run 1:
// single_cycle_mips_32
module single_cycle_mips_32(clk, rst, imem_addr, imem_rdata, dmem_addr,
	dmem_wdata, dmem_we, dmem_rdata);
Size in the first run: about 3700 cells after synthesis, about 160 I/O pins, ~55000 sq um of cells after synthesis.
make LEC_CHECK=0 CAP_MARGIN=20 CORE_MARGIN=2 CORE_UTILIZATION=72 CTS_CLUSTER_DIAMETER=390 CTS_CLUSTER_SIZE=93 PLACE_DENSITY_LB_ADDON=0.02 SETUP_SLACK_MARGIN=1.39 SLEW_MARGIN=20 finish   # period 5.65 ns
run.sh (not shown) runs the stock make flow with config.mk's settings and CLKGATE_MAP_FILE=.
Status(run 1) = ERROR, stage = global routing (5_1_grt)
The inputs of run 2 differ from those of run 1 as listed below.
# run 1
export LEC_CHECK = 0
export CAP_MARGIN = 20
export CORE_MARGIN = 2
export CORE_UTILIZATION = 72
export CTS_CLUSTER_DIAMETER = 390
export CTS_CLUSTER_SIZE = 93
export PLACE_DENSITY_LB_ADDON = 0.02
export SETUP_SLACK_MARGIN = 1.39
export SLEW_MARGIN = 20
create_clock -name core_clock -period 5.65 [get_ports {clk}]
# run 2
export LEC_CHECK = 0
export CAP_MARGIN = 20
export CORE_MARGIN = 2
export CORE_UTILIZATION = 40
export SLEW_MARGIN = 20
create_clock -name core_clock -period 11.4 [get_ports {clk}]
### Flow results
| die area | run 2 vs run 1 | 62000 sq um higher |
Diff run 1..run 2 | quantity of I/O buffers inserted on ports | unchanged
On number of H-tree levels: between run 1 and run 2, it ends up lower for run 1.
[compare] base=run 1 new=run 2: standard-cell row count increased by about 35% relative to the old numbers; placer congestion estimate decreased by 0.065 relative to the old numbers.
Run 2: PASS, flow complete, no timing, DRC or antenna violations
Input-level comparison between run 3 and run 2:
# run 2
export LEC_CHECK = 0
export CAP_MARGIN = 20
export CORE_MARGIN = 2
export CORE_UTILIZATION = 40
export SLEW_MARGIN = 20
create_clock -name core_clock -period 11.4 [get_ports {clk}]
# run 3
export LEC_CHECK = 0
export CAP_MARGIN = 20
export CORE_MARGIN = 2
export CORE_UTILIZATION = 28
export SLEW_MARGIN = 20
create_clock -name core_clock -period 13.3 [get_ports {clk}]
Findings:
On run 3: slew at the pin closest to its max-slew limit is 71 ps lower than what run 2 gave.
Compare run 2 and run 3 | setup slack lower: run 2
Run 3 finished every step from synthesis to the final layout, and the layout passed the timing, design-rule and antenna checks.
Per the final summary, run 2 finished and its layout is clean on timing, DRC and antenna.
In run 3 the number of clock buffers in the layout turned out 15% lower than in run 2.
Going from run 2 to run 3, cell area reported after detailed placement grows by about 1.5%.
Taking run 2 as the reference, in run 3 design area picked up an extra 700 sq um; data arrival at the endpoint of the critical path grew by 790 ps; routed length on met2 went up by 480 um; final clock period utilization by the worst path now smaller.
The inputs of run 4 differ from those of run 3 as listed below.
# run 3
export LEC_CHECK = 0
export CAP_MARGIN = 20
export CORE_MARGIN = 2
export CORE_UTILIZATION = 28
export SLEW_MARGIN = 20
create_clock -name core_clock -period 13.3 [get_ports {clk}]
# run 4
export LEC_CHECK = 0
export CAP_MARGIN = 20
export CORE_MARGIN = 2
export CORE_UTILIZATION = 72
export CTS_CLUSTER_DIAMETER = 390
export CTS_CLUSTER_SIZE = 93
export PLACE_DENSITY = 0.39
export SLEW_MARGIN = 20
export TNS_END_PERCENT = 5
create_clock -name core_clock -period 5.65 [get_ports {clk}]
==> results <==
Compared run 4 against run 3; cell count listed in synth_stat.txt within noise. Looking at the reports, run 3 completed the entire flow and the layout it produced met the timing, design-rule and antenna checks. global routing (5_1_grt): run 4 exited with error. Against run 3, placed standard-cell area in run 4 rose by a few percent. Number of H-tree levels in run 4 is 2 lower than in run 3. Between run 3 and run 4, total placed cells including tap cells decreased. Between run 4 and run 3, the worst setup slack after placement is higher for run 3. Run 4 -> run 3: netlist area before placement delta 0, exact match. Final weighted congestion of routability-driven global placement went up by more than 10% going from run 3 to run 4. Number of buffers created by CTS: run 4 vs run 3 down 82. Comparing run 4 against run 3, there is no change at all in area reported by Yosys stat. Compared to run 3, run 4 was floorplanned on a smaller die. Floorplan die width (run 4 over run 3): decrease, about 37%.
Input-level comparison between run 5 and run 4:
# run 4
export LEC_CHECK = 0
export CAP_MARGIN = 20
export CORE_MARGIN = 2
export CORE_UTILIZATION = 72
export CTS_CLUSTER_DIAMETER = 390
export CTS_CLUSTER_SIZE = 93
export PLACE_DENSITY = 0.39
export SLEW_MARGIN = 20
export TNS_END_PERCENT = 5
create_clock -name core_clock -period 5.65 [get_ports {clk}]
# run 5
export LEC_CHECK = 0
export CAP_MARGIN = 20
export CORE_MARGIN = 2
export CORE_UTILIZATION = 65
export CTS_CLUSTER_SIZE = 52
export SETUP_SLACK_MARGIN = 1.84
export SLEW_MARGIN = 20
create_clock -name core_clock -period 6.34 [get_ports {clk}]
Notes after the runs:
Run 5 and run 4: no clean run. No final results exist for run 5, since it was stopped by error ODB-0269 during global routing (5_1_grt). Measured against each other, run 5 and run 4 differ in post-detailed-placement cell area, the lower figure coming from run 5. From run 4 to run 5 the numbers moved as follows: effective utilization at floorplan shrank by 6.9 points, die height grew by 15 um, cell row count grew by 5.0%, die area grew by about 10%, count of H-tree levels built during CTS grew by 2. Number of gates given a new drive strength after cts (higher): run 5.

Starting RTL as in the previous note.
export LEC_CHECK = 0
export CAP_MARGIN = 20
export CORE_MARGIN = 7
export CORE_UTILIZATION = 40
export HOLD_SLACK_MARGIN = 0.05
export SLEW_MARGIN = 10
export TNS_END_PERCENT = 85
create_clock -name core_clock -period 11.4 [get_ports {clk}]
Rerun with:
CORE_MARGIN = 2   (was 7)
CORE_UTILIZATION = 72   (was 40)
CTS_CLUSTER_DIAMETER = 242   (was default)
HOLD_SLACK_MARGIN = default   (was 0.05)
SETUP_SLACK_MARGIN = -0.14   (was default)
SLEW_MARGIN = 20   (was 10)
TNS_END_PERCENT = default   (was 85)
clock period = 3.44 ns   (was 11.4 ns; I/O delays follow)
What happened: With this change the flow never finished: it broke off in global routing on GRT-0116; die area is lower by 47%; synthesized area does not change; synthesized cell count is unchanged.
Rerun with:
CORE_UTILIZATION = 65   (was 72)
CTS_CLUSTER_DIAMETER = default   (was 242)
CTS_CLUSTER_SIZE = 55   (was default)
PLACE_DENSITY_LB_ADDON = 0.0   (was default)
SETUP_SLACK_MARGIN = default   (was -0.14)
clock period = 6.33 ns   (was 3.44 ns; I/O delays follow)
The new run did not get past global routing (GRT-0232).
Die area increases by about 10%.
Area after synthesis stays the same.
Synthesized cell count is unchanged.
Rerun with:
CORE_UTILIZATION = 58   (was 65)
CTS_CLUSTER_SIZE = 46   (was 55)
PLACE_DENSITY_LB_ADDON = 0.1   (was 0.0)
SETUP_SLACK_MARGIN = 1.82   (was default)
clock period = 6.32 ns   (was 6.33 ns; I/O delays follow)
Effect: Now the flow finished but fails on negative setup slack. Die area increases by 12%. Synthesized cell count does not change. Synthesized area stays the same.
Rerun with:
CORE_UTILIZATION = 65   (was 58)
CTS_CLUSTER_SIZE = 52   (was 46)
PLACE_DENSITY_LB_ADDON = default   (was 0.1)
SETUP_SLACK_MARGIN = -0.2   (was 1.82)
clock period = 6.34 ns   (was 6.32 ns; I/O delays follow)
The new run stopped in global routing on ODB-0269.
Die size is lower by 11%.
Synthesized cell count is unchanged.
Synthesized area does not change.
